File: flow/run.sh
#!/bin/bash
# the make line also repeats each setting of config.mk as NAME=value (left out here)
make -C /OpenROAD-flow-scripts/flow DESIGN_CONFIG=/design/flow/config.mk WORK_HOME=/design/flow/orfs CLKGATE_MAP_FILE= finish
File: flow/config.mk
export PLATFORM = sky130hd
export DESIGN_NAME = axis_matvec_mul
export DESIGN_NICKNAME = axis_matvec_mul
export VERILOG_FILES = /design/flow/design.v
export SDC_FILE = /design/flow/constraint.sdc
export NUM_CORES = 4
export LEC_CHECK = 0
export CAP_MARGIN = 20
export CELL_PAD_IN_SITES_DETAIL_PLACEMENT = 2
export CORE_ASPECT_RATIO = 1.4
export CORE_MARGIN = 10
export CORE_UTILIZATION = 40
export CTS_CLUSTER_DIAMETER = 196
export GPL_ROUTABILITY_DRIVEN = 0
export SETUP_SLACK_MARGIN = 0.53
export SLEW_MARGIN = 20
export TNS_END_PERCENT = 25
File: flow/constraint.sdc
create_clock -name core_clock -period 8.0 [get_ports {clk}]
set_input_delay 1.6000 -clock core_clock [delete_from_list [all_inputs] [get_ports {clk}]]
set_output_delay 1.6000 -clock core_clock [all_outputs]
set_load 0.01 [all_outputs]
File: flow/design.v
module matvec_mul #(
    parameter R=8, C=8, W_X=8, W_K=8,
    localparam DEPTH = $clog2(C),
               W_M = W_X + W_K,
               W_Y = W_M + DEPTH
  )(  
    input  logic clk, cen,
    input  logic signed [R-1:0][C-1:0][W_K-1:0] k,
    input  logic signed        [C-1:0][W_X-1:0] x, 
    output logic signed        [R-1:0][W_Y-1:0] y
  );
  localparam C_PAD = 2**$clog2(C);
  logic signed [W_Y-1:0] tree [R][DEPTH+1][C_PAD];  
  logic signed [C_PAD-1:0][W_X-1:0] x_pad;
  logic signed [R-1:0][C_PAD-1:0][W_K-1:0] k_pad;      
  always_comb begin
    x_pad = '0;
    k_pad = '0;
    for (int i = 0; i < C; i++) begin
      x_pad[i] = x[i];
    end
    for (int i = 0; i < R; i++) begin
      for (int j = 0; j < C; j++) begin
        k_pad[i][j] = k[i][j];
      end
    end
  end
  genvar r, c, d, a;
  for (r=0; r<R; r=r+1) begin
    for (c=0; c<C_PAD; c=c+1)
      always_ff @(posedge clk)   
        if (cen) tree[r][0][c] <= $signed(k_pad[r][c]) * $signed(x_pad[c]);
    for (d=0; d<DEPTH; d=d+1)
      for (a=0; a<C_PAD/2**(d+1); a=a+1)
        always_ff @(posedge clk)   
          if (cen) tree[r][d+1][a] <= tree[r][d][2*a] + tree[r][d][2*a+1];
    assign y[r] = tree[r][DEPTH][0];
  end
endmodule
module axis_matvec_mul #(
    parameter R=8, C=8, W_X=4, W_K=3,
    localparam W_Y = W_X + W_K + $clog2(C)
)(
    input  logic clk, rstn,
    output logic s_axis_kx_tready,
    input  logic s_axis_kx_tvalid,
    input  logic [R*C*W_K + C*W_X -1:0] s_axis_kx_tdata,
    input  logic m_axis_y_tready,
    output logic m_axis_y_tvalid,
    output logic [R*W_Y-1:0] m_axis_y_tdata
);
    typedef enum logic [2:0] {
        IDLE,
        LOAD_DATA,
        COMPUTING,
        RESULT_READY
    } state_t;
    state_t state, next_state;
    logic [R-1:0][C-1:0][W_K-1:0] k_reg;
    logic [C-1:0][W_X-1:0] x_reg;
    logic [R*W_Y-1:0] y_reg;
    logic computing;
    logic [$clog2(C+2)-1:0] compute_counter;
    always_ff @(posedge clk or negedge rstn) begin
        if (!rstn) begin
            state <= IDLE;
        end else begin
            state <= next_state;
        end
    end
    matvec_mul #(
        .R(R), .C(C), .W_X(W_X), .W_K(W_K)
    ) MATVEC (
        .clk(clk),
        .cen(computing),
        .k(k_reg),
        .x(x_reg),
        .y(y_reg)
    );
    always_comb begin
        next_state = state;
        case (state)
            IDLE: 
                if (s_axis_kx_tvalid && s_axis_kx_tready)
                    next_state = LOAD_DATA;
            LOAD_DATA:
                next_state = COMPUTING;
            COMPUTING: 
                if (compute_counter == C+1)
                    next_state = RESULT_READY;
            RESULT_READY:
                if (m_axis_y_tready)
                    next_state = IDLE;
        endcase
    end
    always_ff @(posedge clk or negedge rstn) begin
        if (!rstn) begin
            k_reg <= '0;
            x_reg <= '0;
            computing <= 1'b0;
            compute_counter <= '0;
            m_axis_y_tvalid <= 1'b0;
            m_axis_y_tdata <= '0;
        end else begin
            case (state)
                IDLE: begin
                    compute_counter <= '0;
                    computing <= 1'b0;
                    if (s_axis_kx_tvalid && s_axis_kx_tready) begin
                        for (int r = 0; r < R; r++) begin
                            for (int c = 0; c < C; c++) begin
                                k_reg[r][c] <= s_axis_kx_tdata[(r*C + c)*W_K +: W_K];
                            end
                        end
                        for (int c = 0; c < C; c++) begin
                            x_reg[c] <= s_axis_kx_tdata[R*C*W_K + c*W_X +: W_X];
                        end
                    end
                end
                LOAD_DATA: begin
                    computing <= 1'b1;
                end
                COMPUTING: begin
                    compute_counter <= compute_counter + 1;
                    if (compute_counter == C+1) begin
                        m_axis_y_tdata <= y_reg;
                        m_axis_y_tvalid <= 1'b1;
                        computing <= 1'b0;
                    end
                end
                RESULT_READY: begin
                    if (m_axis_y_tready) begin
                        m_axis_y_tvalid <= 1'b0;
                    end
                end
            endcase
        end
    end
    assign s_axis_kx_tready = (state == IDLE);
endmodule
==> run notes, run 1 <==
impl run done, here's what came out: worst setup path end=MATVEC.tree[226][5], Die Span X=slightly above 400 um, Final Hold Fails=0, Worst path depth=9, core box area=between 0.2 and 0.25 mm^2, comb area leader=adder cells, final wirelength=about 270 mm, Cell Rows=approximately 200, DPL Wire Length=~190 mm, worst hold-check path type=flop to flop, Crit. Startpoint=x_reg[9], post-CTS setup buffers=0, hold slack=just under 0.5 ns, CP Class=flop to flop, Inserted Clock Buffers=157, Setup crit start kind=flop, CP top delay family=adder cells, Setup Skew=approximately 0.073 ns, dominant register cell=edfxtp_1, CTS tree=done, H-tree Lvls=4, total congestion overflow=0, cells on worst reg2reg path=9, yosys simple share=under 10%, final instance area=0.0942 mm^2, ys cells=6,836, CTS Hold Buffers Added=0, CP arrival=4.24 ns, Area growth syn-to-layout=13.8%, Req. time, crit path=roughly 8.6 ns, final cell count without fillers=between 10,000 and 15,000, Mapped Cells=6,836, starting density of the core=40.2%, aoi share=7.76%, Post-synth EDFFs=approximately 1,000, routed len/inst=between 20 and 30 um, Die Y=between 500 and 600 um, Via density=roughly 5.5, Final Max Slew Viols=0, WHS Endpoint=m_axis_y_tdata[60], Slew HR=approximately 24%, DRC violations left=0, Critical Path Sink Type=flop, placed insts=9,723, Post-CTS Resized=0, synth unique cells=between 50 and 60, Worst-path clk slew=around 0.07 ns, adder share=a little under a quarter, tool warnings=between 50 and 60, Syn Area/Cell=about 12 um^2, worst hold stages=1, xor/xnor share=6.68%, top cells by area=edfxtp_1 (37%), ha_1 (15%), dfrtp_1 (9.5%), minimum clock period=roughly 3.6 ns, chip area estimate from yosys synthesis=between 0.08 and 0.09 mm^2, Reg-to-Reg Start=x_reg[9], cell accounting for the most synthesized area=edfxtp_1, Fin Setup TNS=0 ns, synth cell count leaders=edfxtp_1 (1,008), ha_1 (971), inv_1 (656), initial antenna violation count=13, CTS Root Cell=clkbuf_16, count leader, synth=edfxtp_1, R2R Setup Slk=4.39 ns, fmax=between 0.2 and 0.3 GHz, Detail Route Antenna Nets=0, Post-synth seq share=a little under half, Overall Global Routing Usage=a little under a quarter, die footprint=~0.23 mm^2, Critical R2R Capture=MATVEC.tree[226][5], CP peak stage delay=roughly 0.84 ns, drt pass-1 iters=5, Port-buffer cells=309, Final Cycle Share=between 40% and 50%, first-pass GRT wire length=around 410 mm, Max Root-Sink Buffers=4, worst path buffer plus inverter count=3, area fraction in mux cells=4.22%, max_cap viols=0, placement-stage cell area=roughly 0.09 mm^2, critical-path cell list=buf_4 -> nand2_1 -> fa_1 -> fa_1 -> inv_1 -> ha_1 -> inv_1 -> fa_1 -> xnor2_1, number of synthesized register bits=1,322, Setup violations, final=0, status=complete, no violations, Slowest-stage cell, CP=dfrtp_1, worst slack, placed=~4 ns, largest net degree at the start of global routing=about 180, Syn Std Cell Area=around 0.083 mm^2, Dominant cell area share=36.6%, Setup WS post-layout=around 4.4 ns, Syn. warnings=3, Top Ports=approximately 310, nets@finish=about 8,700, worst-path maximum fanout=15, Critical Path Most Common Cell=fa_1, Vias=55,300, Post-Syn Nets=around 8,400, Hold Path Origin=MATVEC.tree[216][0], number of global-route vias before repair=66,100, RSZ-0062 raised after global routing=false, fin util=between 40% and 50%, 1st-iter DRT viols=~3,000, CTS sink count=1,322, asr flop ratio synth=a little under a quarter, Clock Latency Late Sink=about 0.84 ns, Worst-Margin Slew=approximately 1.1 ns
## per-layer routing
metal / track usage (%) / share of wire, % / vias to the layer above
met5: 0 / 0.011 / -
met4: 13.0 / 6.3 / 4
met3: 2.92 / 3.7 / 612
met2: 45.2 / 54 / 1374
met1: 25.2 / 36 / 28700
li1: - / - / 24600
## layout make-up
type | count | area (um^2)
Fill cell | 20100 | 112000
Multi-Input combinational cell | 4705 | 41600
Sequential cell | 1322 | 38100
Clock buffer | 190 | 4250
Timing Repair Buffer | 355 | 3590
Tap cell | 2686 | 3360
Inverter | 656 | 2460
Clock inverter | 88 | 853
Antenna cell | 3 | 7.51
==> inputs of run 2 (changes only) <==
Settings changed: CELL_PAD_IN_SITES_DETAIL_PLACEMENT 2 to not set, CORE_ASPECT_RATIO 1.4 to not set, CORE_MARGIN 10 to 2, CORE_UTILIZATION 40 to 72, CTS_CLUSTER_DIAMETER 196 to not set, CTS_CLUSTER_SIZE set to 45, GPL_ROUTABILITY_DRIVEN 0 to not set, PLACE_DENSITY set to 0.65, SETUP_SLACK_MARGIN 0.53 to 0.44, TNS_END_PERCENT 25 to not set.
Clock period 8.0 ns to 2.75 ns, I/O delays scaled along.
==> run 2 against run 1 <==
The layout now fails its checks (negative setup slack). Routed wire length fell by 17%. Die area fell by 48%. Sequential share of layout area fell by 2.4 points. Critical path depth rose by 1. Design area rose by 6.5%. Count of clock-buffer cells in the layout rose by 10. Cell count fell by 9.0%. Critical endpoint is now MATVEC.tree[164][8]. Largest cell class unchanged. Highest routed layer unchanged.
==> run notes, run 2 <==
impl run done, here's what came out: Max Root-Sink Buffers=3 (-1), CTS tree=done, fin util=87.8% (+42 points), Setup WS post-layout=-0.0376 ns (-4.42 ns), final wirelength=224 mm (-17%), Vias=56,700 (+2.6%), H-tree Lvls=4 (unchanged), initial antenna violation count=7 (-6), Critical Path Most Common Cell=buf_12, CTS sink count=1,322 (unchanged), number of global-route vias before repair=56,800 (-14%), Critical R2R Capture=MATVEC.tree[164][8], core box area=0.114 mm^2 (-45%), fmax=0.359 GHz (+30%), Post-Syn Nets=8,359 (unchanged), gpl congestion=0.917, ys cells=6,836 (unchanged), Overall Global Routing Usage=35.5% (+12 points), CP top delay family=adder cells, Final Cycle Share=101% (+56 points), DPL Wire Length=144 mm (-24%), minimum clock period=2.79 ns (-0.827 ns), Setup crit start kind=flop, CP Class=flop to flop, xor/xnor share=6.68% (unchanged), Post-synth EDFFs=1,008 (unchanged), Setup violations, final=4 (+4), Die Span X=343 um (-15%), asr flop ratio synth=23.8% (unchanged), Clock Latency Late Sink=0.79 ns (-0.05 ns), placed insts=8,678 (-11%), die footprint=0.118 mm^2 (-48%), first-pass GRT wire length=318 mm (-23%), nets@finish=8,991 (+3.1%), Critical Path Sink Type=flop, Via density=6.23 (+13%), synth unique cells=58 (unchanged), dominant register cell=edfxtp_1, 1st-iter DRT viols=5,533 (+86%), Syn Std Cell Area=0.0828 mm^2 (unchanged), Final Hold Fails=0 (unchanged), worst path buffer plus inverter count=3 (unchanged), Die Y=343 um (-39%), failed layout checks=negative setup slack, Dominant cell area share=36.6% (unchanged), Reg-to-Reg Start=x_reg[18], starting density of the core=72.5% (+32 points), Worst-path clk slew=0.07 ns (about the same), critical-path cell list=buf_12 -> buf_12 -> nand2_1 -> fa_1 -> inv_1 -> fa_2 -> ha_4 -> a21o_1 -> a21oi_2 -> xnor2_1, cell accounting for the most synthesized area=edfxtp_1, Syn Area/Cell=12.1 um^2 (unchanged), Port-buffer cells=309 (unchanged), worst setup path end=MATVEC.tree[164][8], Req. time, crit path=3.26 ns (-5.37 ns), synth cell count leaders=edfxtp_1 (1,008), ha_1 (971), inv_1 (656), Syn. warnings=3 (unchanged), Crit. Startpoint=x_reg[18], worst hold-check path type=input port to asynchronous set/reset pin, drt pass-1 iters=6 (+1), RSZ-0062 raised after global routing=true, chip area estimate from yosys synthesis=0.0828 mm^2 (unchanged), Top Ports=310 (unchanged), Inserted Clock Buffers=145 (-7.6%), total congestion overflow=0 (unchanged), Final Max Slew Viols=0 (unchanged), CP arrival=3.30 ns (-0.94 ns), DRC violations left=0 (unchanged), routed len/inst=24.6 um (-9.1%), largest net degree at the start of global routing=124 (-31%), final cell count without fillers=9,106 (-9.0%), max_cap viols=0 (unchanged), comb area leader=adder cells, Area growth syn-to-layout=21.2%, Worst-Margin Slew=0.845 ns (-0.294 ns), count leader, synth=edfxtp_1, tool warnings=39 (-25%), yosys simple share=9.04% (unchanged), number of synthesized register bits=1,322 (unchanged), top cells by area=edfxtp_1 (37%), ha_1 (15%), dfrtp_1 (9.5%), CTS Root Cell=clkbuf_16, worst-path maximum fanout=8 (-7), cells on worst reg2reg path=10 (+1), adder share=22.5% (unchanged), Worst path depth=10 (+1), R2R Setup Slk=-0.04 ns (-4.42 ns), Setup Skew=0.0304 ns (-0.0427 ns), placement-stage cell area=0.0894 mm^2 (+0.34%), hold slack=0.328 ns (-0.153 ns), CP peak stage delay=0.57 ns (-0.27 ns), Post-synth seq share=46.1% (unchanged), Cell Rows=124 (-37%), aoi share=7.76% (unchanged), Detail Route Antenna Nets=0 (unchanged), Slowest-stage cell, CP=fa_1, Slew HR=43.1% (+19 points), Mapped Cells=6,836 (unchanged), status=failed layout checks, final instance area=0.100 mm^2 (+6.5%), area fraction in mux cells=4.22% (unchanged)
## run 2: metal layers
| layer | vias to the layer above | share of wire [%] | wire length [um] | track usage [%] |
|---|---|---|---|---|
| li1 | 25200 | - | - | - |
| met1 | 28100 | 38 | 85500 | 47.1 |
| met2 | 2665 | 48 | 107000 | 57.9 |
| met3 | 792 | 7.9 | 17600 | 5.27 |
| met4 | 6 | 6.5 | 14500 | 17.1 |
| met5 | - | 0.016 | 37 | 0 |
## run 2: stage by stage
step | setup slack (ns) | setup TNS [ns]
after floorplan | -4.79 | -4835.11
after CTS | 0.0437 | 0
after detailed placement | -0.133 | -1.39
after global routing | -0.0861 | -0.479
final | -0.0376 | -0.0733
after global placement | -0.0826 | -0.359
## run 2: layout make-up
cell class                      instances  area (um^2)
Antenna cell                            2         5.00
Clock buffer                          200         4040
Sequential cell                      1322        38200
Inverter                              656         2470
Tap cell                             1512         1890
Multi-Input combinational cell       4705        45800
Fill cell                            4979        13900
Timing Repair Buffer                  638         7140
Clock inverter                         71          757
## run 2: what timing repair did
item | in CTS | in global routing
setup buffers | 72 | 51
gates cloned | 15 | 16
endpoints found under the setup margin | 237 | 257
gates resized | 392 | 452
endpoints found under the hold margin | 37 | 0
pin swaps | 201 | 277
hold buffers | 1 | 0
==> inputs of run 3 (changes only) <==
Settings changed: ABC_AREA set to 0, CAP_MARGIN 20 to 0, CELL_PAD_IN_SITES_GLOBAL_PLACEMENT set to 0, CTS_CLUSTER_DIAMETER set to 38, CTS_CLUSTER_SIZE 45 to 51, MIN_ROUTING_LAYER set to met1, SETUP_SLACK_MARGIN 0.44 to 0.4.
==> run 3 against run 2 <==
Still fails the layout checks on negative setup slack. Utilization up 3.4 points. Critical path depth shrank 1. Critical endpoint is now MATVEC.tree[97][8].
==> run notes, run 3 <==
impl run done, here's what came out: gpl congestion=0.917 (unchanged), core box area=0.114 mm^2 (unchanged), first-pass GRT wire length=331 mm (+4.3%), Critical Path Most Common Cell=ha_4, Post-Syn Nets=8,359 (unchanged), top cells by area=edfxtp_1 (37%), ha_1 (15%), dfrtp_1 (9.5%), Worst path depth=9 (-1), Syn. warnings=3 (unchanged), CP Class=flop to flop, CP peak stage delay=0.51 ns (-0.06 ns), critical-path cell list=buf_12 -> nor2b_1 -> ha_4 -> a31o_4 -> ha_4 -> ha_4 -> a21o_1 -> a21oi_4 -> xnor2_2, initial antenna violation count=17 (+10), aoi share=7.76% (unchanged), CP top delay family=adder cells, Inserted Clock Buffers=189 (+30%), Post-synth seq share=46.1% (unchanged), Final Cycle Share=107% (+5.9 points), Die Span X=343 um (unchanged), Worst-path clk slew=0.07 ns (about the same), comb area leader=adder cells, synth unique cells=58 (unchanged), Port-buffer cells=309 (unchanged), Cell Rows=124 (unchanged), total congestion overflow=0 (unchanged), Crit. Startpoint=x_reg[5], Syn Area/Cell=12.1 um^2 (unchanged), number of global-route vias before repair=58,700 (+3.2%), worst path buffer plus inverter count=1 (-2), ys cells=6,836 (unchanged), fmax=0.339 GHz (-5.5%), synth cell count leaders=edfxtp_1 (1,008), ha_1 (971), inv_1 (656), chip area estimate from yosys synthesis=0.0828 mm^2 (unchanged), max_cap viols=0 (unchanged), Setup WS post-layout=-0.199 ns (-0.161 ns), fin util=91.2% (+3.4 points), status=failed layout checks, dominant register cell=edfxtp_1, worst hold-check path type=input port to asynchronous set/reset pin, number of synthesized register bits=1,322 (unchanged), Vias=61,000 (+7.5%), Die Y=343 um (unchanged), area fraction in mux cells=4.22% (unchanged), nets@finish=9,087 (+1.1%), Setup crit start kind=flop, combinational gate area=0.0470 mm^2 (+2.6%), Reg-to-Reg Start=x_reg[5], minimum clock period=2.95 ns (+0.161 ns), Critical R2R Capture=MATVEC.tree[97][8], Setup violations, final=30 (+26), 1st-iter DRT viols=7,538 (+36%), fillers=4,004 (-20%), Mapped Cells=6,836 (unchanged), Via density=6.59 (+5.8%), Final Hold Fails=0 (unchanged), Req. time, crit path=3.33 ns (+0.07 ns), routed len/inst=28.5 um (+16%), Slowest-stage cell, CP=nor2b_1, worst setup path end=MATVEC.tree[97][8], Dominant cell area share=36.6% (unchanged), Setup Skew=0.0363 ns (+0.00589 ns), H-tree Lvls=4 (unchanged), Worst-Margin Slew=0.907 ns (+0.0616 ns), adder share=22.5% (unchanged), CP arrival=3.53 ns (+0.23 ns), final wirelength=264 mm (+18%), CTS Root Cell=clkbuf_16, Critical Path Sink Type=flop, Detail Route Antenna Nets=0 (unchanged), worst-path maximum fanout=22 (+14), CTS tree=done, DRC violations left=0 (unchanged), Overall Global Routing Usage=37.1% (+1.6 points), CTS sink count=1,322 (unchanged), Final Max Slew Viols=0 (unchanged), xor/xnor share=6.68% (unchanged), cell accounting for the most synthesized area=edfxtp_1, DPL Wire Length=144 mm (unchanged), count leader, synth=edfxtp_1, largest net degree at the start of global routing=124 (unchanged), cells on worst reg2reg path=9 (-1), tool warnings=39 (unchanged), Post-synth EDFFs=1,008 (unchanged), asr flop ratio synth=23.8% (unchanged), RSZ-0062 raised after global routing=true, Max Root-Sink Buffers=3 (unchanged), Syn Std Cell Area=0.0828 mm^2 (unchanged), Top Ports=310 (unchanged), Area growth syn-to-layout=25.8%, R2R Setup Slk=-0.20 ns (-0.16 ns), starting density of the core=72.5% (unchanged), failed layout checks=negative setup slack, die footprint=0.118 mm^2 (unchanged), Reg area=0.0382 mm^2 (about the same), drt pass-1 iters=6 (unchanged), Clock Latency Late Sink=0.86 ns (+0.07 ns), Slew HR=38.9% (-4.1 points), yosys simple share=9.04% (unchanged)
## run 3: area by class of cell
type,count,area share (%)
clock inverters,142,1.62
flip-flops and latches,1322,36.6
well taps,1512,1.82
diodes,7,0.0168
repair buffers,690,7.52
inverters,656,2.37
clock buffers,216,4.87
multi-input cells,4705,45.1
## run 3: metrics by stage
step                      setup WS [ns]  TNS [ns]  instances  area (um^2)  hold WS (ns)
after floorplan                   -4.79  -4835.11       6836        83200         0.254
after global placement          -0.0826    -0.359       8678        89400         0.455
after detailed placement         -0.133     -1.39       8678        89400         0.461
after CTS                        0.0152         0       9135        99400         0.252
after global routing             -0.251     -2.73       9244       104000         0.306
final                            -0.199     -1.28       9250       104000         0.286
## run 3: timing repair
action	in CTS	in global routing
buffers inserted	81	93
resized	434	747
endpoints found under the hold margin	37	0
endpoints found under the setup margin	221	237
pin swaps	222	415
hold buffers	1	0
gates cloned	17	15
## run 3: metal layers
metal  global-route usage [%]  routed length, um
met1                     47.9              91600
met2                     60.3             125000
met3                     6.48              25300
met4                     19.9              21400
met5                        0                 73
==> inputs of run 4 (changes only) <==
Settings changed: ABC_AREA 0 to not set, CAP_MARGIN 0 to 5, CELL_PAD_IN_SITES_DETAIL_PLACEMENT set to 2, CELL_PAD_IN_SITES_GLOBAL_PLACEMENT 0 to not set, CORE_ASPECT_RATIO set to 0.83, CORE_UTILIZATION 72 to 41, CTS_CLUSTER_DIAMETER 38 to not set, CTS_CLUSTER_SIZE 51 to not set, HOLD_SLACK_MARGIN set to 0.15, MIN_ROUTING_LAYER met1 to met2, PLACE_DENSITY 0.65 to not set, SETUP_SLACK_MARGIN 0.4 to 0.53.
Clock period 2.75 ns to 8.0 ns, I/O delays scaled along.
==> run 4 against run 3 <==
The run now finishes clean. Area after synthesis did not move. Register-to-register slack better by 4.2 ns. Sequential cell count stayed put. Worst setup slack gained 4.2 ns. Die area up 75%. Highest routed layer unchanged.
==> run notes, run 4 <==
impl run done, here's what came out: critical-path cell list=buf_4 -> and2_1 -> fa_1 -> ha_1 -> ha_1 -> fa_1 -> xor2_1, ys cells=6,836 (unchanged), asr flop ratio synth=23.8% (unchanged), cell accounting for the most synthesized area=edfxtp_1, Vias=79,300 (+30%), routed len/inst=30.2 um (+5.8%), Crit. Startpoint=x_reg[27], Setup Skew=0.0490 ns (+0.0128 ns), Setup violations, final=0 (-100%), Worst path depth=7 (-2), max_cap viols=0 (unchanged), Final Cycle Share=50.4% (-57 points), Clock Latency Late Sink=0.86 ns (about the same), worst hold-check path type=flop to flop, Syn Std Cell Area=0.0828 mm^2 (unchanged), Final Max Slew Viols=0 (unchanged), Detail Route Antenna Nets=0 (unchanged), fmax=0.248 GHz (-27%), Req. time, crit path=8.55 ns (+5.22 ns), worst-path maximum fanout=27 (+23%), core box area=0.201 mm^2 (+76%), Dominant cell area share=36.6% (unchanged), starting density of the core=41.2% (-31 points), number of synthesized register bits=1,322 (unchanged), Final Hold Fails=0 (unchanged), Slew HR=10.3% (-29 points), total congestion overflow=0 (unchanged), drt pass-1 iters=10 (+4), Area growth syn-to-layout=14.0%, Cell Rows=150 (+21%), die footprint=0.206 mm^2 (+75%), CP Class=flop to flop, first-pass GRT wire length=446 mm (+35%), Worst-Margin Slew=1.33 ns (+0.422 ns), CTS sink count=1,322 (unchanged), CTS Root Cell=clkbuf_16, count leader, synth=edfxtp_1, Reg-to-Reg Start=x_reg[27], chip area estimate from yosys synthesis=0.0828 mm^2 (unchanged), Mapped Cells=6,836 (unchanged), Inserted Clock Buffers=155 (-18%), synth cell count leaders=edfxtp_1 (1,008), ha_1 (971), inv_1 (656), Syn Area/Cell=12.1 um^2 (unchanged), Post-Syn Nets=8,359 (unchanged), Max Root-Sink Buffers=3 (unchanged), Critical R2R Capture=MATVEC.tree[70][5], gpl congestion=0.864 (-5.8%), Hold Path Origin=MATVEC.tree[216][2], CP arrival=4.59 ns (+1.06 ns), DRC violations left=0 (unchanged), WHS Endpoint=m_axis_y_tdata[62], Post-CTS Resized=0 (-100%), number of global-route vias before repair=95,800 (+63%), synth unique cells=58 (unchanged), Via density=7.90 (+20%), nets@finish=8,718 (-4.1%), status=complete, no violations, CP top delay family=adder cells, cells on worst reg2reg path=7 (-2), Setup crit start kind=flop, fin util=46.9% (-44 points), top cells by area=edfxtp_1 (37%), ha_1 (15%), dfrtp_1 (9.5%), final wirelength=302 mm (+15%), Syn. warnings=3 (unchanged), xor/xnor share=6.68% (unchanged), tool warnings=54 (+38%), Fin Setup TNS=0 ns (+1.28 ns), Overall Global Routing Usage=43.5% (+6.4 points), Port-buffer cells=309 (unchanged), Critical Path Sink Type=flop, worst path buffer plus inverter count=1 (unchanged), post-CTS setup buffers=0 (-100%), Slowest-stage cell, CP=dfrtp_1, Top Ports=310 (unchanged), CTS Hold Buffers Added=0 (-1), placement-stage cell area=0.0890 mm^2 (-0.41%), CP peak stage delay=0.90 ns (+0.39 ns), comb area leader=adder cells, DPL Wire Length=191 mm (+32%), adder share=22.5% (unchanged), Die Y=413 um (+20%), Post-synth EDFFs=1,008 (unchanged), minimum clock period=4.03 ns (+1.08 ns), Die Span X=497 um (+45%), RSZ-0062 raised after global routing=false, largest net degree at the start of global routing=167 (+35%), worst setup path end=MATVEC.tree[70][5], yosys simple share=9.04% (unchanged), CTS tree=done, area fraction in mux cells=4.22% (unchanged), Worst-path clk slew=0.07 ns (about the same), H-tree Lvls=4 (unchanged), R2R Setup Slk=3.97 ns (+4.17 ns), Post-synth seq share=46.1% (unchanged), aoi share=7.76% (unchanged), dominant register cell=edfxtp_1, final instance area=0.0943 mm^2 (-9.5%), worst hold stages=1, 1st-iter DRT viols=17,700 (+140%), initial antenna violation count=1 (-16)
run 4: cell type report:
cell class,instances,area [um^2]
fill,19500,107000
multi-input combinational,4705,41600
sequential,1322,38100
clock buffer,214,4420
timing repair buffer,355,3530
tap,2660,3330
inverter,656,2460
clock inverter,78,788
antenna,42,105
run 4: metrics by stage:
stage / hold slack, ns / setup WS [ns] / cells
floorplan: 0.440 / 0.459 / 6836
global placement: 0.446 / 4.08 / 9698
detailed placement: 0.466 / 4.01 / 9698
CTS: 0.480 / 4.33 / 9990
global route: 0.486 / 3.87 / 9990
finish: 0.475 / 3.97 / 10000
run 4: metal layers:
layer  wire length (um)  vias up  GRT usage [%]
met5               2380        -           10.6
met4              37600       76           15.9
met3             109000     3532           49.4
met2             154000    25600           55.1
met1                  0    25600              -
li1                   -    24500              -
==> inputs of run 5 (changes only) <==
Settings changed: CAP_MARGIN 5 to 20, CELL_PAD_IN_SITES_DETAIL_PLACEMENT 2 to not set, CORE_ASPECT_RATIO 0.83 to not set, CORE_UTILIZATION 41 to 66, HOLD_SLACK_MARGIN 0.15 to not set, MIN_ROUTING_LAYER met2 to not set, SETUP_SLACK_MARGIN 0.53 to not set.
Clock period 8.0 ns to 1.99 ns, I/O delays scaled along.
==> run 5 against run 4 <==
The layout now fails its checks (negative setup slack). Critical path depth up 4. Fmax up 47%. Synthesized cell count unchanged. Via count down 25%. Die area down 38%. Count of clock-buffer cells in the layout down 19. Global-route usage down 9.6 points. Register-to-register slack worse by 4.7 ns. Area after synthesis unchanged. Non-clock buffer count up 942. First-iteration DRC count down 73%. Cell count down 1.4%.
==> run notes, run 5 <==
impl run done, here's what came out: Req. time, crit path=2.60 ns (-5.95 ns), CTS Root Cell=clkbuf_16, initial antenna violation count=16 (+15), Die Y=358 um (-13%), Setup crit start kind=flop, worst setup path end=MATVEC.tree[194][8], H-tree Lvls=4 (unchanged), Critical Path Sink Type=flop, nets@finish=9,652 (+11%), Final Max Slew Viols=0 (unchanged), Final Cycle Share=138% (+88 points), total congestion overflow=0 (unchanged), 1st-iter DRT viols=4,824 (-73%), CTS sink count=1,322 (unchanged), first-pass GRT wire length=331 mm (-26%), critical-path cell list=buf_12 -> buf_16 -> buf_12 -> nand2_4 -> fa_1 -> inv_2 -> fa_2 -> ha_4 -> a21o_1 -> a21oi_2 -> xor2_1, Dominant cell area share=36.6% (unchanged), Detail Route Antenna Nets=0 (unchanged), Setup violations, final=364 (+364), ys cells=6,836 (unchanged), Top Ports=310 (unchanged), Post-synth seq share=46.1% (unchanged), comb area leader=adder cells, Setup Skew=0.0293 ns (-0.0198 ns), CP Class=flop to flop, Slowest-stage cell, CP=fa_1, fmax=0.364 GHz (+47%), CP top delay family=adder cells, DRC violations left=0 (unchanged), Mapped Cells=6,836 (unchanged), Via density=5.99 (-24%), largest net degree at the start of global routing=104 (-38%), worst path buffer plus inverter count=4 (+3), count leader, synth=edfxtp_1, Die Span X=358 um (-28%), cells on worst reg2reg path=11 (+4), Fin Setup TNS=-138.02 ns (-138.02 ns), RSZ-0062 raised after global routing=true, R2R Setup Slk=-0.76 ns (-4.73 ns), number of global-route vias before repair=59,700 (-38%), Post-Syn Nets=8,359 (unchanged), adder share=22.5% (unchanged), CP arrival=3.36 ns (-1.23 ns), Syn Std Cell Area=0.0828 mm^2 (unchanged), die footprint=0.128 mm^2 (-38%), Reg-to-Reg Start=x_reg[10], tool warnings=36 (-33%), Port-buffer cells=309 (unchanged), xor/xnor share=6.68% (unchanged), top cells by area=edfxtp_1 (37%), ha_1 (15%), dfrtp_1 (9.5%), Area growth syn-to-layout=32.0%, Overall Global Routing Usage=34.0% (-9.6 points), Syn. warnings=3 (unchanged), minimum clock period=2.75 ns (-1.28 ns), Critical Path Most Common Cell=buf_12, starting density of the core=66.7% (+26 points), gpl congestion=0.898 (+3.9%), Cell Rows=129 (-14%), asr flop ratio synth=23.8% (unchanged), Syn Area/Cell=12.1 um^2 (unchanged), aoi share=7.76% (unchanged), Clock Latency Late Sink=0.80 ns (-0.06 ns), Setup WS post-layout=-0.760 ns (-4.73 ns), DPL Wire Length=154 mm (-20%), Final Hold Fails=0 (unchanged), CTS tree=done, synth unique cells=58 (unchanged), worst-path maximum fanout=4 (-85%), Worst-Margin Slew=0.650 ns (-0.679 ns), drt pass-1 iters=6 (-4), Worst path depth=11 (+4), Crit. Startpoint=x_reg[10], Post-synth EDFFs=1,008 (unchanged), max_cap viols=0 (unchanged), area fraction in mux cells=4.22% (unchanged), hold slack=0.127 ns (-0.348 ns), Vias=59,300 (-25%), worst hold-check path type=input port to asynchronous set/reset pin, final wirelength=235 mm (-22%), yosys simple share=9.04% (unchanged), Max Root-Sink Buffers=3 (unchanged), chip area estimate from yosys synthesis=0.0828 mm^2 (unchanged), CP peak stage delay=0.59 ns (-0.31 ns), Critical R2R Capture=MATVEC.tree[194][8], number of synthesized register bits=1,322 (unchanged), failed layout checks=negative setup slack, cell accounting for the most synthesized area=edfxtp_1, Inserted Clock Buffers=147 (-5.2%), Slew HR=56.7% (+46 points), dominant register cell=edfxtp_1, routed len/inst=23.8 um (-21%), synth cell count leaders=edfxtp_1 (1,008), ha_1 (971), inv_1 (656), Worst-path clk slew=0.06 ns (about the same), status=failed layout checks, core box area=0.124 mm^2 (-38%)
[run 5: repair_timing]
item	4_1_cts	5_1_grt
gates resized	587	926
hold endpoints to repair	221	0
setup buffers	84	119
gates cloned	21	11
hold buffers	1	0
setup endpoints to repair	511	589
pin swaps	283	485
[run 5: final cells by class]
| class | count | area (um^2) |
|---|---|---|
| well taps | 1637 | 2050 |
| repair buffers | 1297 | 12700 |
| fillers | 5380 | 14800 |
| inverters | 656 | 2470 |
| flip-flops and latches | 1322 | 38200 |
| clock inverters | 81 | 773 |
| clock buffers | 195 | 4110 |
| multi-input cells | 4705 | 49000 |
| diodes | 2 | 5.00 |
[run 5: stage by stage]
| stage | util [%] | setup WS, ns | instance area, um^2 | instances |
|---|---|---|---|---|
| floorplan | - | -5.55 | 84400 | 6836 |
| global placement | 76.8 | -0.809 | 95300 | 9405 |
| detailed placement | 76.8 | -0.858 | 95300 | 9405 |
| CTS | 84.0 | -0.722 | 104000 | 9787 |
| global route | 88.1 | -0.838 | 109000 | 9894 |
| finish | 88.1 | -0.760 | 109000 | 9895 |
[run 5: per-layer routing]
layer / GRT usage [%] / vias up / routed length (um)
li1: - / 26500 / -
met1: 44.5 / 29600 / 90400
met2: 56.6 / 2479 / 113000
met3: 4.21 / 736 / 15500
met4: 16.4 / 10 / 15800
met5: 0 / - / 69
==> inputs of run 6 (changes only) <==
Settings changed: ABC_AREA set to 1, CORE_UTILIZATION 66 to 72, CTS_CLUSTER_DIAMETER set to 226, CTS_CLUSTER_SIZE set to 10, PLACE_DENSITY set to 0.38, SETUP_SLACK_MARGIN set to 0.44.
Clock period 1.99 ns to 1.88 ns, I/O delays scaled along.
==> run 6 against run 5 <==
Still fails the layout checks on negative setup slack. First-iteration DRC count increased by 120%. Sequential share of layout area increased by 0.59 points. Design area decreased by 1.7%. Worst setup slack got worse by 0.48 ns. Critical path depth increased by 3. Critical endpoint is now MATVEC.tree[2][8].
==> run notes, run 6 <==
impl run done, here's what came out: Syn Std Cell Area=0.0855 mm^2 (+3.3%), DRC violations left=0 (unchanged), Clock Latency Late Sink=0.83 ns (+0.03 ns), Post-synth seq share=44.6% (-1.5 points), drt pass-1 iters=9 (+3), Area growth syn-to-layout=25.6%, number of synthesized register bits=1,322 (unchanged), worst path buffer plus inverter count=6 (+2), Final Hold Fails=0 (unchanged), CTS tree=done, Top Ports=310 (unchanged), fin util=91.1% (+3.1 points), final wirelength=302 mm (+28%), H-tree Lvls=4 (unchanged), Mapped Cells=9,189 (+34%), Detail Route Antenna Nets=0 (unchanged), initial antenna violation count=25 (+9), xor/xnor share=4.34% (-2.3 points), Slowest-stage cell, CP=o21a_1, Critical R2R Capture=MATVEC.tree[2][8], count leader, synth=nand2_1, chip area estimate from yosys synthesis=0.0855 mm^2 (+3.3%), asr flop ratio synth=23.8% (unchanged), cells on worst reg2reg path=14 (+3), top cells by area=edfxtp_1 (35%), ha_1 (14%), nand2_1 (13%), Setup crit start kind=flop, worst hold-check path type=input port to asynchronous set/reset pin, status=failed layout checks, Cell Rows=126 (-2.3%), Die Span X=349 um (-2.6%), Reg-to-Reg Start=x_reg[11], routed len/inst=24.9 um (+4.8%), RSZ-0062 raised after global routing=true, cell accounting for the most synthesized area=edfxtp_1, yosys simple share=17.5% (+8.5 points), Post-Syn Nets=10,700 (+28%), aoi share=4.19% (-3.6 points), Syn Area/Cell=9.31 um^2 (-23%), 1st-iter DRT viols=10,700 (+120%), CTS Root Cell=clkbuf_16, tool warnings=33 (-8.3%), hold slack=0.0712 ns (-0.0558 ns), Inserted Clock Buffers=150 (+2.0%), starting density of the core=72.5% (+5.9 points), area fraction in mux cells=0% (-4.2 points), Setup Skew=0.0326 ns (+0.00331 ns), ys cells=9,189 (+34%), adder share=21.8% (-0.73 points), Crit. Startpoint=x_reg[11], Dominant cell area share=35.4% (-1.2 points), worst setup path end=MATVEC.tree[2][8], failed layout checks=negative setup slack, max_cap viols=0 (unchanged), total congestion overflow=0 (unchanged), Vias=76,500 (+29%), Fin Setup TNS=-223.31 ns (-85.29 ns), Via density=6.31 (+5.2%), Final Max Slew Viols=0 (unchanged), Worst-Margin Slew=0.708 ns (+0.0583 ns), synth unique cells=34 (-41%), core box area=0.118 mm^2 (-5.0%), CTS sink count=1,322 (unchanged), R2R Setup Slk=-1.24 ns (-0.48 ns), dominant register cell=edfxtp_1, Setup WS post-layout=-1.24 ns (-0.481 ns), largest net degree at the start of global routing=71 (-32%), minimum clock period=3.12 ns (+0.371 ns), comb area leader=adder cells, Setup violations, final=604 (+66%), Req. time, crit path=2.45 ns (-0.15 ns), DPL Wire Length=174 mm (+13%), Worst-path clk slew=0.07 ns (about the same), CP arrival=3.69 ns (+0.33 ns), die footprint=0.122 mm^2 (-5.2%), Critical Path Sink Type=flop, synth cell count leaders=nand2_1 (2,932), inv_1 (1,563), edfxtp_1 (1,008), final instance area=0.107 mm^2 (-1.7%), Port-buffer cells=309 (unchanged), Syn. warnings=3 (unchanged), Slew HR=52.8% (-3.9 points), placement-stage cell area=0.0985 mm^2 (+3.4%), Final Cycle Share=166% (+28 points), CP peak stage delay=0.58 ns (about the same), gpl congestion=0.970 (+8.1%), nets@finish=12,000 (+24%), Post-synth EDFFs=1,008 (unchanged), CP Class=flop to flop, worst-path maximum fanout=7 (+3), fmax=0.320 GHz (-12%), CP top delay family=buffers and inverters, Worst path depth=14 (+3), critical-path cell list=buf_12 -> buf_4 -> inv_1 -> buf_4 -> buf_12 -> nand2_2 -> nand3_2 -> o21a_1 -> ha_4 -> ha_4 -> inv_1 -> nor2_2 -> nor2_2 -> xor2_1, Die Y=349 um (-2.6%), number of global-route vias before repair=74,400 (+25%), Max Root-Sink Buffers=3 (unchanged), Overall Global Routing Usage=41.9% (+7.9 points), first-pass GRT wire length=390 mm (+18%)
-- run 6: what timing repair did --
item | 4_1_cts | 5_1_grt
gates cloned | 11 | 5
setup buffers | 38 | 36
gates resized | 352 | 472
endpoints found under the hold margin | 280 | 0
hold buffers | 1 | 0
pin swaps | 156 | 238
endpoints found under the setup margin | 1752 | 1922
-- run 6: final cells by class --
| cell class | instances | area (um^2) |
|---|---|---|
| diodes | 14 | 35.0 |
| clock buffers | 269 | 4290 |
| clock inverters | 11 | 119 |
| fillers | 4429 | 10500 |
| inverters | 1574 | 6070 |
| multi-input cells | 6158 | 45100 |
| flip-flops and latches | 1322 | 38200 |
| well taps | 1536 | 1920 |
| repair buffers | 1241 | 11700 |
| repair inverters | 2 | 20.0 |
-- run 6: per-stage QoR --
stage | worst slack (ns) | std cells
2_1_floorplan | -5.97 | 9189
4_1_cts | -0.745 | 12100
3_5_place_dp | -0.819 | 11700
6_report | -1.24 | 12100
3_3_place_gp | -0.756 | 11700
5_1_grt | -1.27 | 12100
-- run 6: layer usage --
layer	wire, um	share of wire (%)	GRT usage (%)
met5	533	0.18	0
met4	31600	10	30.3
met3	39100	13	8.04
met2	137000	45	70.8
met1	93700	31	47.8
==> inputs of run 7 (changes only) <==
Settings changed: ABC_AREA 1 to not set, CAP_MARGIN 20 to 5, CORE_ASPECT_RATIO set to 0.83, CTS_CLUSTER_DIAMETER 226 to 46, CTS_CLUSTER_SIZE 10 to 41, PLACE_DENSITY 0.38 to 0.64, SETUP_SLACK_MARGIN 0.44 to -0.23.
Clock period 1.88 ns to 2.28 ns, I/O delays scaled along.
==> run 7 against run 6 <==
The layout still fails its checks (negative setup slack). Sequential share of layout area increased by 0.59 points. Worst hold slack improved by 0.13 ns. Sequential cell count is the same. Fmax grew 0.74%. Largest cell class unchanged. Worst setup slack gained 0.42 ns. Synthesized cell count decreased by 26%. Utilization grew 1.4 points.
==> run notes, run 7 <==
impl run done, here's what came out: Die Span X=376 um (+7.9%), worst path buffer plus inverter count=1 (-5), yosys simple share=9.04% (-8.5 points), synth unique cells=58 (+71%), adder share=22.5% (+0.73 points), chip area estimate from yosys synthesis=0.0828 mm^2 (-3.2%), final instance area=0.106 mm^2 (-1.6%), count leader, synth=edfxtp_1, Detail Route Antenna Nets=0 (unchanged), Inserted Clock Buffers=141 (-6.0%), Reg-to-Reg Start=MATVEC.tree[17][0], die footprint=0.118 mm^2 (-3.2%), synth cell count leaders=edfxtp_1 (1,008), ha_1 (971), inv_1 (656), ys cells=6,836 (-26%), fin util=92.6% (+1.4 points), Die Y=313 um (-10%), placement-stage cell area=0.0931 mm^2 (-5.5%), Worst path depth=8 (-6), number of synthesized register bits=1,322 (unchanged), first-pass GRT wire length=374 mm (-4.2%), Final Max Slew Viols=0 (unchanged), nets@finish=9,437 (-21%), Syn Area/Cell=12.1 um^2 (+30%), Slew HR=40.8% (-12 points), Cell Rows=113 (-10%), dominant register cell=edfxtp_1, Top Ports=310 (unchanged), Final Cycle Share=136% (-30 points), Syn Std Cell Area=0.0828 mm^2 (-3.2%), number of global-route vias before repair=63,200 (-15%), CTS sink count=1,322 (unchanged), H-tree Lvls=4 (unchanged), CTS tree=done, cell accounting for the most synthesized area=edfxtp_1, R2R Setup Slk=-0.82 ns (+0.42 ns), DRC violations left=0 (unchanged), Critical R2R Capture=MATVEC.tree[24][8], Req. time, crit path=2.85 ns (+0.40 ns), Setup Skew=0.0625 ns (+0.0299 ns), core box area=0.114 mm^2 (-3.1%), fmax=0.323 GHz (+0.74%), RSZ-0062 raised after global routing=true, starting density of the core=72.5% (-0.083 points), CP peak stage delay=0.61 ns (+0.03 ns), Setup WS post-layout=-0.818 ns (+0.423 ns), Final Hold Fails=0 (unchanged), final wirelength=301 mm (-0.27%), Worst-path clk slew=0.09 ns (+0.02 ns), minimum clock period=3.10 ns (-0.0230 ns), Overall Global Routing Usage=42.4% (+0.47 points), worst-path maximum fanout=2 (-5), CP Class=flop to flop, Dominant cell area share=36.6% (+1.2 points), gpl congestion=0.941 (-3.0%), comb area leader=adder cells, CP arrival=3.66 ns (-0.03 ns), worst setup path end=MATVEC.tree[24][8], 1st-iter DRT viols=9,822 (-8.6%), DPL Wire Length=157 mm (-9.4%), status=failed layout checks, tool warnings=34 (+3.0%), Post-synth seq share=46.1% (+1.5 points), CTS Root Cell=clkbuf_16, top cells by area=edfxtp_1 (37%), ha_1 (15%), dfrtp_1 (9.5%), failed layout checks=negative setup slack, Worst-Margin Slew=0.881 ns (+0.174 ns), Via density=6.91 (+9.6%), Post-Syn Nets=8,359 (-22%), Setup violations, final=315 (-48%), Post-synth EDFFs=1,008 (unchanged), Vias=65,900 (-14%), total congestion overflow=0 (unchanged), Mapped Cells=6,836 (-26%), Crit. Startpoint=MATVEC.tree[17][0], routed len/inst=31.6 um (+27%), Port-buffer cells=309 (unchanged), Area growth syn-to-layout=27.7%, area fraction in mux cells=4.22% (+4.2 points), Setup crit start kind=flop, Syn. warnings=3 (unchanged), Clock Latency Late Sink=0.87 ns (+0.04 ns), CP top delay family=AND-OR/OR-AND gates, initial antenna violation count=26 (+4.0%), aoi share=7.76% (+3.6 points), Critical Path Sink Type=flop, xor/xnor share=6.68% (+2.3 points), largest net degree at the start of global routing=62 (-13%), asr flop ratio synth=23.8% (unchanged), Slowest-stage cell, CP=edfxtp_1, critical-path cell list=ha_1 -> inv_1 -> fa_1 -> nor2b_1 -> o2111ai_1 -> nand3_1 -> o41ai_2 -> xnor2_1, Max Root-Sink Buffers=3 (unchanged), cells on worst reg2reg path=8 (-6), drt pass-1 iters=9 (unchanged), max_cap viols=0 (unchanged), worst hold-check path type=input port to asynchronous set/reset pin
## run 7: repair_timing
item,CTS,global route
gates resized,623,496
hold endpoints to repair,34,0
pin swaps,321,393
gates cloned,26,18
buffers inserted,130,87
setup endpoints to repair,191,198
hold buffers,1,0
## run 7: cell type report
type	count	area, um^2
clock buffers	164	3890
multi-input cells	4705	47300
inverters	656	2480
diodes	7	17.5
repair buffers	1088	10900
flip-flops and latches	1322	38200
fillers	3583	8490
clock inverters	99	1130
well taps	1495	1870
## run 7: metrics by stage
step | setup TNS, ns | setup slack (ns) | instances | hold slack [ns]
after detailed placement | -73.37 | -0.548 | 9090 | 0.455
after floorplan | -5349.84 | -5.26 | 6836 | 0.160
final | -95.95 | -0.818 | 9536 | 0.200
after CTS | -61.91 | -0.469 | 9470 | 0.177
after global routing | -103.38 | -0.795 | 9531 | 0.222
after global placement | -62.67 | -0.503 | 9090 | 0.446
## run 7: per-layer routing
layer / routed length [um] / global-route usage, % / share of wire [%] / vias to the layer above
met2: 133000 / 67.4 / 44 / 6027
met1: 98500 / 55.2 / 33 / 31600
met3: 39700 / 8.04 / 13 / 2124
met4: 29600 / 24.0 / 9.8 / 20
met5: 211 / 0 / 0.070 / -
li1: - / - / - / 26100
==> inputs of run 8 (changes only) <==
Settings changed: CAP_MARGIN 5 to 20, CORE_ASPECT_RATIO 0.83 to not set, CTS_CLUSTER_DIAMETER 46 to not set, CTS_CLUSTER_SIZE 41 to not set, PLACE_DENSITY 0.64 to not set, PLACE_DENSITY_LB_ADDON set to 0.07, SETUP_SLACK_MARGIN -0.23 to not set.
Clock period 2.28 ns to 5.58 ns, I/O delays scaled along.
==> run 8 against run 7 <==
The run now finishes clean. Highest routed layer unchanged. Count of clock-buffer cells in the layout grew 35. Synthesized cell count is the same. Worst setup slack gained 3.0 ns. Area after synthesis is the same. Global-route usage shrank 9.2 points.
==> run notes, run 8 <==
impl run done, here's what came out: status=complete, no violations, worst path buffer plus inverter count=4 (+3), Syn Std Cell Area=0.0828 mm^2 (unchanged), worst setup path end=MATVEC.tree[135][4], Reg-to-Reg Start=x_reg[30], die footprint=0.118 mm^2 (about the same), adder share=22.5% (unchanged), Final Cycle Share=61.7% (-74 points), Critical Path Sink Type=flop, post-CTS setup buffers=0 (-100%), core box area=0.114 mm^2 (about the same), Final Hold Fails=0 (unchanged), nets@finish=8,705 (-7.8%), CP top delay family=adder cells, yosys simple share=9.04% (unchanged), Mapped Cells=6,836 (unchanged), Inserted Clock Buffers=143 (+1.4%), Slew HR=24.5% (-16 points), starting density of the core=72.5% (about the same), Syn. warnings=3 (unchanged), Die Y=343 um (+9.6%), CP Class=flop to flop, number of global-route vias before repair=54,600 (-14%), synth unique cells=58 (unchanged), max_cap viols=0 (unchanged), Setup Skew=0.0178 ns (-0.0447 ns), largest net degree at the start of global routing=138 (+120%), dominant register cell=edfxtp_1, total congestion overflow=0 (unchanged), gpl congestion=0.890 (-5.4%), Crit. Startpoint=x_reg[30], worst-path maximum fanout=18 (+16), Post-synth seq share=46.1% (unchanged), Worst-path clk slew=0.07 ns (-0.02 ns), xor/xnor share=6.68% (unchanged), DRC violations left=0 (unchanged), Post-CTS Resized=0 (-100%), ys cells=6,836 (unchanged), top cells by area=edfxtp_1 (37%), ha_1 (15%), dfrtp_1 (9.5%), Setup violations, final=0 (-100%), Cell Rows=124 (+9.7%), critical-path cell list=buf_4 -> nand2_1 -> fa_1 -> fa_1 -> inv_1 -> ha_1 -> inv_1 -> fa_1 -> inv_1, Vias=53,100 (-20%), CTS Hold Buffers Added=0 (-1), RSZ-0062 raised after global routing=false, routed len/inst=21.7 um (-31%), Worst path depth=9 (+1), worst hold-check path type=input port to asynchronous set/reset pin, Critical R2R Capture=MATVEC.tree[135][4], Setup crit start kind=flop, CP arrival=3.97 ns (+0.31 ns), Area growth syn-to-layout=11.7%, 1st-iter DRT viols=4,727 (-52%), final wirelength=191 mm (-37%), cell accounting for the most synthesized area=edfxtp_1, CTS Root Cell=clkbuf_16, DPL Wire Length=139 mm (-12%), Via density=6.02 (-13%), Top Ports=310 (unchanged), chip area estimate from yosys synthesis=0.0828 mm^2 (unchanged), Post-synth EDFFs=1,008 (unchanged), synth cell count leaders=edfxtp_1 (1,008), ha_1 (971), inv_1 (656), Detail Route Antenna Nets=0 (unchanged), cells on worst reg2reg path=9 (+1), CTS tree=done, fmax=0.290 GHz (-10%), fin util=81.0% (-12 points), Overall Global Routing Usage=33.1% (-9.2 points), Port-buffer cells=309 (unchanged), WL met2=92.8 mm (-30%), aoi share=7.76% (unchanged), Syn Area/Cell=12.1 um^2 (unchanged), count leader, synth=edfxtp_1, comb area leader=adder cells, CTS sink count=1,322 (unchanged), asr flop ratio synth=23.8% (unchanged), Worst-Margin Slew=1.13 ns (+0.251 ns), Final Max Slew Viols=0 (unchanged), number of synthesized register bits=1,322 (unchanged), WL met3=11.8 mm (-70%), minimum clock period=3.44 ns (+0.346 ns), H-tree Lvls=4 (unchanged), Max Used Layer=met5, first-pass GRT wire length=298 mm (-20%), tool warnings=38 (+12%), area fraction in mux cells=4.22% (unchanged), Post-Syn Nets=8,359 (unchanged), WL met1=77.6 mm (-21%), Slowest-stage cell, CP=dfrtp_1, Req. time, crit path=6.11 ns (+3.26 ns), CP peak stage delay=0.98 ns (+0.37 ns), Die Span X=343 um (-8.8%), Clock Latency Late Sink=0.77 ns (-0.10 ns), drt pass-1 iters=6 (-3), R2R Setup Slk=2.14 ns (+2.95 ns), Max Root-Sink Buffers=3 (unchanged), Dominant cell area share=36.6% (unchanged), initial antenna violation count=8 (-69%)
-- run 8: area by class of cell --
| class | count | area [um^2] |
|---|---|---|
| multi-input combinational | 4705 | 41600 |
| sequential | 1322 | 38100 |
| fill | 6519 | 21700 |
| clock buffer | 199 | 4200 |
| timing repair buffer | 354 | 3640 |
| inverter | 656 | 2460 |
| tap | 1512 | 1890 |
| clock inverter | 68 | 604 |
| antenna | 1 | 2.50 |
-- run 8: per-stage QoR --
| step | cells | hold slack [ns] | setup WS [ns] | instance area [um^2] | setup TNS, ns |
|---|---|---|---|---|---|
| global placement | 8549 | 0.444 | 2.20 | 87700 | 0 |
| finish | 8817 | 0.392 | 2.14 | 92500 | 0 |
| global route | 8816 | 0.438 | 2.06 | 92500 | 0 |
| floorplan | 6836 | 0.440 | -1.96 | 82800 | -1978.36 |
| CTS | 8816 | 0.389 | 2.09 | 92500 | 0 |
| detailed placement | 8549 | 0.459 | 2.12 | 87700 | 0 |
-- run 8: layer usage --
layer	vias up	global-route usage, %
met3	391	4.81
met4	4	14.4
met1	26300	43.7
li1	24600	-
met5	-	0
met2	1767	55.2
==> inputs of run 9 (changes only) <==
Settings changed: ABC_AREA set to 0, CAP_MARGIN 20 to 30, CELL_PAD_IN_SITES_GLOBAL_PLACEMENT set to 0, CTS_CLUSTER_SIZE set to 51, MIN_ROUTING_LAYER set to met1, PLACE_DENSITY set to 0.65, PLACE_DENSITY_LB_ADDON 0.07 to not set, SETUP_SLACK_MARGIN set to 0.03.
Clock period 5.58 ns to 2.75 ns, I/O delays scaled along.
==> run 9 against run 8 <==
Non-clock buffer count rose by 205. Still clean. Area after synthesis did not move. Critical path type unchanged. First-iteration DRC count is 5.8% lower. Sequential share of layout area is 1.5 points lower.
==> run notes, run 9 <==
impl run done, here's what came out: xor/xnor share=6.68% (unchanged), worst hold stages=3, largest net degree at the start of global routing=76 (-45%), Worst path depth=9 (unchanged), count leader, synth=edfxtp_1, Syn. warnings=3 (unchanged), CP peak stage delay=0.54 ns (-0.44 ns), cells on worst reg2reg path=9 (unchanged), RSZ-0062 raised after global routing=true, Slowest-stage cell, CP=dfrtp_2, H-tree Lvls=4 (unchanged), starting density of the core=72.5% (unchanged), CP Class=flop to flop, Post-synth seq share=46.1% (unchanged), Area growth syn-to-layout=15.9%, Die Span X=343 um (unchanged), core box area=0.114 mm^2 (unchanged), initial antenna violation count=10 (+2), area fraction in mux cells=4.22% (unchanged), Final Max Slew Viols=0 (unchanged), Die Y=343 um (unchanged), adder share=22.5% (unchanged), tool warnings=33 (-13%), WL met1=81.9 mm (+5.6%), Worst-Margin Slew=0.721 ns (-0.411 ns), max_cap viols=0 (unchanged), worst path buffer plus inverter count=4 (unchanged), Slew HR=51.9% (+27 points), worst hold-check path type=input port to flop, Critical R2R Capture=MATVEC.tree[66][4], Overall Global Routing Usage=33.5% (+0.40 points), DPL Wire Length=146 mm (+5.3%), yosys simple share=9.04% (unchanged), fillers=6,036 (-7.4%), gpl congestion=0.921 (+3.4%), worst setup path end=MATVEC.tree[66][4], chip area estimate from yosys synthesis=0.0828 mm^2 (unchanged), Req. time, crit path=3.28 ns (-2.83 ns), 1st-iter DRT viols=4,453 (-5.8%), Worst-path clk slew=0.06 ns (about the same), CP top delay family=adder cells, Port-buffer cells=309 (unchanged), routed len/inst=22.3 um (+2.8%), synth cell count leaders=edfxtp_1 (1,008), ha_1 (971), inv_1 (656), Max Root-Sink Buffers=3 (unchanged), CTS tree=done, nets@finish=8,911 (+2.4%), Post-Syn Nets=8,359 (unchanged), comb area leader=adder cells, Syn Area/Cell=12.1 um^2 (unchanged), Vias=54,300 (+2.2%), Crit. Startpoint=x_reg[9], Reg-to-Reg Start=x_reg[9], minimum clock period=2.72 ns (-0.724 ns), worst-path maximum fanout=7 (-11), aoi share=7.76% (unchanged), ys cells=6,836 (unchanged), placement-stage cell area=0.0894 mm^2 (+2.0%), critical-path cell list=buf_6 -> nand2b_1 -> fa_1 -> inv_1 -> ha_4 -> ha_4 -> inv_2 -> fa_2 -> inv_2, DRC violations left=0 (unchanged), Cell Rows=124 (unchanged), Setup violations, final=0 (unchanged), dominant register cell=edfxtp_1, Detail Route Antenna Nets=0 (unchanged), Mapped Cells=6,836 (unchanged), WL met3=12.3 mm (+3.8%), R2R Setup Slk=0.03 ns (-2.11 ns), CP arrival=3.25 ns (-0.72 ns), first-pass GRT wire length=301 mm (+0.92%), Critical Path Sink Type=flop, Dominant cell area share=36.6% (unchanged), top cells by area=edfxtp_1 (37%), ha_1 (15%), dfrtp_1 (9.5%), Setup Skew=0.0306 ns (+0.0128 ns), Final Cycle Share=98.9% (+37 points), CTS Root Cell=clkbuf_16, Inserted Clock Buffers=144 (+0.70%), Setup crit start kind=flop, cell accounting for the most synthesized area=edfxtp_1, Top Ports=310 (unchanged), synth unique cells=58 (unchanged), Syn Std Cell Area=0.0828 mm^2 (unchanged), combinational gate area=0.0426 mm^2 (+2.4%), Max Used Layer=met5, asr flop ratio synth=23.8% (unchanged), hold slack=0.359 ns (-0.0325 ns), Via density=6.01 (-0.11%), Hold Path Origin=s_axis_kx_tdata[167], CTS sink count=1,322 (unchanged), final wirelength=201 mm (+5.3%), WL met2=97.6 mm (+5.2%), final instance area=0.0960 mm^2 (+3.7%), status=complete, no violations, Fin Setup TNS=0 ns (unchanged), die footprint=0.118 mm^2 (unchanged), fmax=0.368 GHz (+27%), total congestion overflow=0 (unchanged), Reg area=0.0382 mm^2 (about the same), number of synthesized register bits=1,322 (unchanged), Final Hold Fails=0 (unchanged), Clock Latency Late Sink=0.78 ns (about the same), WHS Endpoint=k_reg[167], drt pass-1 iters=6 (unchanged), number of global-route vias before repair=54,900 (+0.53%), Post-synth EDFFs=1,008 (unchanged)
[run 9: timing repair]
item,in CTS,in global routing
pin swaps,5,53
hold endpoints to repair,38,0
cloned,1,14
gates resized,58,217
setup buffers,11,21
setup endpoints to repair,56,135
hold buffers,1,0
[run 9: metal layers]
| metal | global-route usage, % | vias to the layer above |
|---|---|---|
| met2 | 55.6 | 1807 |
| met3 | 4.93 | 399 |
| met4 | 13.9 | 2 |
| met5 | 0 | - |
| li1 | - | 25000 |
| met1 | 44.7 | 27000 |
[run 9: stage by stage]
| stage | std cells | worst slack, ns | utilization [%] |
|---|---|---|---|
| 3_3_place_gp | 8707 | 0.0151 | 78.3 |
| 6_report | 9025 | 0.0306 | 84.0 |
| 5_1_grt | 9023 | -0.0328 | 84.0 |
| 3_5_place_dp | 8707 | -0.0740 | 78.3 |
| 4_1_cts | 8989 | 0.0124 | 82.9 |
| 2_1_floorplan | 6836 | -4.79 | - |
[run 9: layout make-up]
type,count,area share (%)
Timing Repair Buffer,559,6.23
Tap cell,1512,1.97
Inverter,656,2.57
Multi-Input combinational cell,4705,44.3
Clock buffer,200,4.29
Clock inverter,69,0.828
Antenna cell,2,0.00522
Sequential cell,1322,39.8
